Setup of rev 12:
## a_filter_approx
module a_filter_approx(
    input [31:0] x_in,
    input clk,
    input [5:0] reset,
    output [31:0] y_out);
    wire [10:0] a1_1;
    wire [10:0] a1_2;
    wire [10:0] a1_3;
    wire [10:0] a1_4;
    wire [10:0] b1;
    assign a1_1 = -11'sd192;
    assign a1_2 = -11'sd1021;
    assign a1_3 = -11'sd928;
    assign a1_4 = -11'sd1010;
    assign b1 = 11'sd307;
    wire [31:0] y_1;
    wire [31:0] y_2;
    wire [31:0] y_3;
    wire [31:0] y_4;
    wire [31:0] y_5;
    fos_exact_v4 first_stage(x_in,a1_4,clk,reset[0],y_1);
    fos_exact_v3 second_stage(y_1,a1_3,b1,clk,reset[1],y_2);
    fos_exact_v2 third_stage(y_2,a1_2,clk,reset[2],y_3);
    fos_exact_v2 fourth_stage(y_3,a1_2,clk,reset[3],y_4);
    fos_exact_v1 fifth_stage(y_4,a1_1,clk,reset[4],y_5);
    fos_exact_v1 sixth_stage(y_5,a1_1,clk,reset[5],y_out);
endmodule
export LEC_CHECK = 0
export CAP_MARGIN = 20
export CORE_MARGIN = 2
export CORE_UTILIZATION = 65
export SETUP_SLACK_MARGIN = -0.16
export SLEW_MARGIN = 20
create_clock -name core_clock -period 6.87 [get_ports {clk}]
run.sh (not shown) runs the stock make flow with config.mk's settings and CLKGATE_MAP_FILE=.
STATUS run=rev 12 STAGES=ALL_DONE FINAL_CHECKS=FAILED CAUSE=negative setup slack
> inputs changed (rev 12 -> rev 13)
--- a/flow/config.mk
+++ b/flow/config.mk
@@ -7,2 +7,3 @@
 export LEC_CHECK = 0
+export ABC_AREA = 1
 export CAP_MARGIN = 20
@@ -10,3 +11,4 @@
 export CORE_UTILIZATION = 65
-export SETUP_SLACK_MARGIN = -0.16
+export CTS_CLUSTER_SIZE = 85
+export SETUP_SLACK_MARGIN = 1.56
 export SLEW_MARGIN = 20
==> flow/constraint.sdc <==
create_clock -name core_clock -period 5.35 [get_ports {clk}]
set_input_delay 1.0700 -clock core_clock [delete_from_list [all_inputs] [get_ports {clk}]]
set_output_delay 1.0700 -clock core_clock [all_outputs]
set_load 0.01 [all_outputs]
==> results <==
- What ended rev 13 was a tool error in global routing (5_1_grt); the run never finished.
- Going from rev 12 to rev 13, number of synthesized register bits about even; die boundary width rose 20 µm; overall die height rose about 7%; die size rose about 15%; summed standard-cell area reported by yosys rose about 16%.
- Looking only at number of cell instances after yosys synthesis, and setting everything else aside, the higher value of rev 13 and rev 12 goes to rev 13.
- Rev 12 -> rev 13: mux contribution to synthesized area flat


== run 1 ==
a_filter_approx again, from the RTL that the note above started with.
make LEC_CHECK=0 CAP_MARGIN=20 CORE_MARGIN=2 CORE_UTILIZATION=40 SLEW_MARGIN=20 finish   # period 9.35 ns
The inputs of run 2 differ from those of run 1 as listed below.
- putting SETUP_SLACK_MARGIN at -0.46 where nothing was set
- swapping 40 for 72 in CORE_UTILIZATION
- swapping 9.35 for 6.26 in the clock period (ns, I/O delays scaled along)
### Flow results
The final report for run 2 shows a completed flow and a layout that fails verification, specifically setup timing.
Run 1 ended up with sky130_fd_sc_hd__fa_1 as its cell type of the slowest stage on the worst timing path; run 2 ended up with sky130_fd_sc_hd__o21ai_0.
The launch point of the worst path comes out sixth_stage.Samples_out[5] in one run and sixth_stage.Samples_out[9] in the other, namely in run 1 and run 2 respectively.
Run 1 → run 2: height of the die moved down; starting DRC count in detailed routing shows an increase of about 100%; via count now sits higher; number of non-clock buffers in the layout rose by 590%.
[compare] base=run 1 new=run 2: net count reported at finish picked up an extra about 7%; final wirelength picked up an extra 29%; cell area after layout picked up an extra 8.2%; routed length on met2 picked up an extra 34%.
For run 3, these inputs were changed with respect to run 2:
- SETUP_SLACK_MARGIN removed (was -0.46)
- PLACE_DENSITY_LB_ADDON newly set to 0.21
- the clock period (ns, I/O delays scaled along) changed from 6.26 to 7.88
Results
- Both conditions hold for run 3: the flow ran to the end and the final layout passed the timing, design-rule and antenna checks.
- Overall fraction of global-route tracks in use for run 3: 3.2 points down relative to run 2
- Comparing run 2 against run 3, there is no change at all in die size.
- The highest net fanout along the worst path reported for run 3 is greater than that of run 2 by 2.
Here is what was changed in the inputs of run 4 compared with run 3.
- PLACE_DENSITY_LB_ADDON removed (was 0.21)
- PLACE_DENSITY newly set to 0.77
- the clock period (ns, I/O delays scaled along) changed from 7.88 to 7.29
Results
Run 4 ran in full, but the layout does not pass; the checks complain about setup timing.
Comparing run 3 and run 4, the lower portion of the clock cycle consumed by the worst path in the final layout was measured on run 3.
Looking at critical path depth, run 4 sits 2 lower than run 3 does.
| final non-filler cell area | run 4 vs run 3 | worse |
Taking run 3 as the reference point, the global routing usage on met2 of run 4 rises by 0.75 points.
Modified inputs, run 5 compared to run 4
- a deleted PLACE_DENSITY that had been 0.77
- a change of CORE_UTILIZATION from 72 to 40
- a change of the clock period (ns, I/O delays scaled along) from 7.29 to 10.0
==> comparison <==
Run 5: flow completed, timing, DRC and antenna clean
Run 5 vs run 4: global-route met1 utilization down
Of run 5 and run 4, it is run 5 that has the lower via count.
In run 5 relative to run 4, number of instances in the placed design had gone up by a little under 10%.
Run 4 → run 5: total wire length after detailed routing down about 6%, worst endpoint required time higher, hold slack down 0.017 ns.
Side by side, worst path arrival time turned out higher in run 5 than in run 4.
Lower first-pass GRT wire length among run 4 and run 5: run 5
[inputs] run 6 vs run 5
- SETUP_SLACK_MARGIN now 0.4, previously not set
- the clock period (ns, I/O delays scaled along) now 9.35, was 10.0
Notes after the runs:
Looking at the reports, run 5 completed the entire flow and the layout it produced met the timing, design-rule and antenna checks. Having completed the whole flow, run 6 delivered a layout that passed the timing, design-rule and antenna checks. Non-clock buffer count (higher): run 6. Between run 5 and run 6, the wire length figures differ only marginally. ~same proportion of final cell area spent on non-clock buffers in run 6 and run 5. Delta (run 6 minus run 5): post-route standard cell area excluding fillers increased 0.45%, end-of-flow core utilization now sits higher.


Starting RTL as in the previous note.
==> flow/config.mk <==
export PLATFORM = sky130hd
export DESIGN_NAME = a_filter_approx
export DESIGN_NICKNAME = a_filter_approx
export VERILOG_FILES = /design/flow/design.v
export SDC_FILE = /design/flow/constraint.sdc
export NUM_CORES = 4
export LEC_CHECK = 0
export ABC_AREA = 1
export CAP_MARGIN = 20
export CORE_MARGIN = 2
export CORE_UTILIZATION = 71
export PLACE_DENSITY_LB_ADDON = 0.06
export SETUP_SLACK_MARGIN = 1.5
export SLEW_MARGIN = 20
==> flow/constraint.sdc <==
create_clock -name core_clock -period 5.58 [get_ports {clk}]
set_input_delay 1.1160 -clock core_clock [delete_from_list [all_inputs] [get_ports {clk}]]
set_output_delay 1.1160 -clock core_clock [all_outputs]
set_load 0.01 [all_outputs]
The first run failed in global routing.
Then changed:
Settings changed: ABC_AREA 1 to not set, CORE_UTILIZATION 71 to 63, PLACE_DENSITY_LB_ADDON 0.06 to not set, SETUP_SLACK_MARGIN 1.5 to not set.
Clock period 5.58 ns to 8.15 ns, I/O delays scaled along.
This time the run ran to the end with no violations.
Area after synthesis shrinks by 14%.
Synthesized cell count shrinks by 28%.
Die size shrinks by 2.5%.
Then changed:
Settings changed: CORE_UTILIZATION 63 to 72, PLACE_DENSITY set to 0.67.
Clock period 8.15 ns to 7.25 ns, I/O delays scaled along.
With this change the flow reached the layout checks and failed them: negative setup slack. Area after synthesis is unchanged. Global-route usage rose by 4.1 points. Flip-flop count does not change. Sequential share of layout area went down by 0.53 points. Clock skew came out higher by 10 ps. Count of clock-buffer cells in the layout is lower by 1. Wire length goes up by 5.1%. Design area goes up by 2.5%. Synthesized cell count stays the same. Non-clock buffer count grows by 89.


a_filter_approx again, from the RTL that the note above started with.
make LEC_CHECK=0 CAP_MARGIN=20 CORE_MARGIN=2 CORE_UTILIZATION=72 PLACE_DENSITY=0.35 SETUP_SLACK_MARGIN=2.08 SLEW_MARGIN=20 finish   # period 7.25 ns
The baseline completed, yet does not pass: setup timing.
Change:
--- a/flow/config.mk
+++ b/flow/config.mk
@@ -7,7 +7,9 @@
 export LEC_CHECK = 0
 export CAP_MARGIN = 20
+export CORE_ASPECT_RATIO = 0.92
 export CORE_MARGIN = 2
 export CORE_UTILIZATION = 72
+export CTS_CLUSTER_SIZE = 84
 export PLACE_DENSITY = 0.35
-export SETUP_SLACK_MARGIN = 2.08
+export SETUP_SLACK_MARGIN = 2.35
 export SLEW_MARGIN = 20
==> flow/constraint.sdc (replaced) <==
create_clock -name core_clock -period 7.88 [get_ports {clk}]
set_input_delay 1.5760 -clock core_clock [delete_from_list [all_inputs] [get_ports {clk}]]
set_output_delay 1.5760 -clock core_clock [all_outputs]
set_load 0.01 [all_outputs]
The changed run passed the timing, design-rule and antenna checks.
Area after synthesis stays the same.
Hold slack gains 0.011 ns.
Synthesized cell count stays the same.
Die area barely changes.
Critical path depth decreases by 4.
Change:
==> flow/config.mk (replaced) <==
export PLATFORM = sky130hd
export DESIGN_NAME = a_filter_approx
export DESIGN_NICKNAME = a_filter_approx
export VERILOG_FILES = /design/flow/design.v
export SDC_FILE = /design/flow/constraint.sdc
export NUM_CORES = 4
export LEC_CHECK = 0
export CAP_MARGIN = 20
export CORE_MARGIN = 2
export CORE_UTILIZATION = 17
export SLEW_MARGIN = 20
==> flow/constraint.sdc (replaced) <==
create_clock -name core_clock -period 14.0 [get_ports {clk}]
set_input_delay 2.8000 -clock core_clock [delete_from_list [all_inputs] [get_ports {clk}]]
set_output_delay 2.8000 -clock core_clock [all_outputs]
set_load 0.01 [all_outputs]
Clock-buffer cell count drops by 1.
Routed wire length is lower by 24%.
Non-clock buffer count fell by 197.
Via count falls by 15%.
Synthesized area stays the same.


a_filter_approx again, from the RTL that the note above started with.
==> flow/design.v (excerpt) <==
module a_filter_approx(
    input [31:0] x_in,
    input clk,
    input [5:0] reset,
    output [31:0] y_out);
export LEC_CHECK = 0
export CAP_MARGIN = 15
export CORE_MARGIN = 2
export CORE_UTILIZATION = 72
export SETUP_SLACK_MARGIN = 1.43
export SLEW_MARGIN = 20
export TNS_END_PERCENT = 10
create_clock -name core_clock -period 6.33 [get_ports {clk}]
The first run finished but fails on setup timing.
Rerun with:
Settings changed: ABC_AREA set to 1, SETUP_SLACK_MARGIN 1.43 to -0.5.
Clock period 6.33 ns to 5.68 ns, I/O delays scaled along.
=> With this change the flow stopped in 5_1_grt, error ODB-0269; synthesized cell count increases by 39%; die area went up by 15%; area after synthesis rises by 16%.
Rerun with:
Settings changed: CAP_MARGIN 15 to 20, CTS_CLUSTER_DIAMETER set to 234, PLACE_DENSITY_LB_ADDON set to 0.21, SETUP_SLACK_MARGIN -0.5 to unset, TNS_END_PERCENT 10 to unset.
Clock period 5.68 ns to 6.61 ns, I/O delays scaled along.
The changed run finished but failed the layout checks on setup timing.
Die size does not change.
Area after synthesis does not change.
Synthesized cell count is unchanged.


Setup of run A:
Starting RTL as in the previous note.
Design a_filter_approx, start of the top module:
module a_filter_approx(
    input [31:0] x_in,
    input clk,
    input [5:0] reset,
    output [31:0] y_out);
    wire [10:0] a1_1;
    wire [10:0] a1_2;
    wire [10:0] a1_3;
    wire [10:0] a1_4;
    wire [10:0] b1;
    assign a1_1 = -11'sd192;
    assign a1_2 = -11'sd1021;
    assign a1_3 = -11'sd928;
    assign a1_4 = -11'sd1010;
    assign b1 = 11'sd307;
    wire [31:0] y_1;
    wire [31:0] y_2;
    wire [31:0] y_3;
    wire [31:0] y_4;
    wire [31:0] y_5;
    fos_exact_v4 first_stage(x_in,a1_4,clk,reset[0],y_1);
    fos_exact_v3 second_stage(y_1,a1_3,b1,clk,reset[1],y_2);
    fos_exact_v2 third_stage(y_2,a1_2,clk,reset[2],y_3);
    fos_exact_v2 fourth_stage(y_3,a1_2,clk,reset[3],y_4);
    fos_exact_v1 fifth_stage(y_4,a1_1,clk,reset[4],y_5);
    fos_exact_v1 sixth_stage(y_5,a1_1,clk,reset[5],y_out);
endmodule
export LEC_CHECK = 0
export ABC_AREA = 1
export CAP_MARGIN = 20
export CORE_MARGIN = 2
export CORE_UTILIZATION = 65
export CTS_CLUSTER_SIZE = 85
export PLACE_DENSITY_LB_ADDON = 0.08
export SETUP_SLACK_MARGIN = 1.55
export SLEW_MARGIN = 20
create_clock -name core_clock -period 5.35 [get_ports {clk}]
Run A did not finish; the tool stopped in global routing with error GRT-0232.
What run B does differently from run A at the input level:
Settings: a change of CORE_UTILIZATION from 65 to 40; a deleted SETUP_SLACK_MARGIN that had been 1.55; a deleted CTS_CLUSTER_SIZE that had been 85; an added MIN_ROUTING_LAYER of met2; a deleted PLACE_DENSITY_LB_ADDON that had been 0.08; a deleted ABC_AREA that had been 1; a change of the clock period (ns, I/O delays scaled along) from 5.35 to 14.5.
## What came out
- In the flow results for run A and run B, the simple-gate share of the synthesized area is smaller on run B.
- Total CTS buffers came out higher on run B than on run A.
- Among run A and run B, the run that stopped before the end is run A, and it is the only one.
- Taking run A as the reference, in run B xor-xnor portion of the synthesized cell area moved up; compound-gate portion of the synthesized area moved up.
- Mapped cell area | run B below run A
- Lower floorplan die width among run A and run B: run A
- The number of cells in Yosys stat of run B falls short of that of run A by 28%.


## v40
a_filter_approx again, from the RTL that the note above started with.
Settings: LEC_CHECK=0, ABC_AREA=1, CAP_MARGIN=40, CORE_MARGIN=2, CORE_UTILIZATION=72, HOLD_SLACK_MARGIN=0.29, SETUP_SLACK_MARGIN=-0.42, SLEW_MARGIN=20; clock period 5.45 ns.
v40 failed in global routing (5_1_grt) with GRT-0116.
Modified inputs, v8 compared to v40
Settings: clearing SETUP_SLACK_MARGIN, which used to be -0.42; putting CTS_CLUSTER_DIAMETER at 392 where nothing was set; putting CTS_CLUSTER_SIZE at 96 where nothing was set; swapping 40 for 20 in CAP_MARGIN; clearing HOLD_SLACK_MARGIN, which used to be 0.29; swapping 5.45 for 6.48 in the clock period (ns, I/O delays scaled along).
Results
v8 terminated abnormally: global routing (5_1_grt) reported ODB-0269.
The post-cts gate resize count number comes out lower for v8 vs v40.
CTS buffer count: v8 lower than v40
From v40 to v8, area of the core did not move at all.
The following lists how v58 was set up differently from v8:
Settings: a deleted CTS_CLUSTER_DIAMETER that had been 392; a change of CORE_UTILIZATION from 72 to 64; a deleted CTS_CLUSTER_SIZE that had been 96.
Notes after the runs:
- | last weighted congestion value of the routability-driven placer | higher: v8 |
- Summary of v58 over v8: row count saw an increase; total die area went up 8900 um2; horizontal die dimension went up.
- v58 vs v8: core area up in v58
- Height of the chip (v8 / v58): 0.944
- Looking only at depth of the CTS H-tree, and setting everything else aside, the higher value of v8 and v58 goes to v58.
- Diff v8..v58 | synthesized cell count | negligible
- Compared with v8, v58 shows a higher cell count after placement.
- In the tables for v8 and v58, clock buffer count from CTS reads lower with v8.
- v58 vs v8 — pre-CTS worst setup slack rose 32 ps.
- The flow ran to completion for all of v8 and v58 but v8, which stopped partway.
- v58: complete, dirty (negative setup slack)


a_filter_approx again, from the RTL that the note above started with.
==> flow/config.mk <==
export PLATFORM = sky130hd
export DESIGN_NAME = a_filter_approx
export DESIGN_NICKNAME = a_filter_approx
export VERILOG_FILES = /design/flow/design.v
export SDC_FILE = /design/flow/constraint.sdc
export NUM_CORES = 4
export LEC_CHECK = 0
export CAP_MARGIN = 20
export CORE_MARGIN = 2
export CORE_UTILIZATION = 72
export PLACE_DENSITY = 0.35
export SETUP_SLACK_MARGIN = 2.35
export SLEW_MARGIN = 20
==> flow/constraint.sdc <==
create_clock -name core_clock -period 7.88 [get_ports {clk}]
set_input_delay 1.5760 -clock core_clock [delete_from_list [all_inputs] [get_ports {clk}]]
set_output_delay 1.5760 -clock core_clock [all_outputs]
set_load 0.01 [all_outputs]
The baseline finished clean.
Next try:
Settings changed: SETUP_SLACK_MARGIN 2.35 to 2.31.
Result:
- The changed run finished with setup timing left
- synthesized area is unchanged
- wire length goes down by a few percent
- global-route usage shrinks by 0.16 points
- cell count goes down slightly
- clock-buffer cell count grows by 1
- setup slack gets worse by 0.16 ns
- critical path depth is lower by 1
- worst hold slack got worse by 0.0083 ns
- cell area came out lower slightly
- die size does not change
Next try:
Settings changed: ABC_AREA set to 1, CTS_CLUSTER_DIAMETER set to 358, PLACE_DENSITY 0.35 to not set, SETUP_SLACK_MARGIN 2.31 to not set.
Clock period 7.88 ns to 5.55 ns, I/O delays scaled along.
=> With this change the flow aborted during global routing (5_1_grt). Die size came out higher by about a fifth. Area after synthesis goes up by about a fifth. Synthesized cell count came out higher by well over a third.
Next try:
Settings changed: ABC_AREA 1 to not set, CORE_UTILIZATION 72 to 43, CTS_CLUSTER_DIAMETER 358 to not set.
Clock period 5.55 ns to 9.35 ns, I/O delays scaled along.
The changed run passed the timing, design-rule and antenna checks.
Area after synthesis decreases by roughly a tenth.
Synthesized cell count decreases by a quarter to a third.
Die area increases by well over a third.
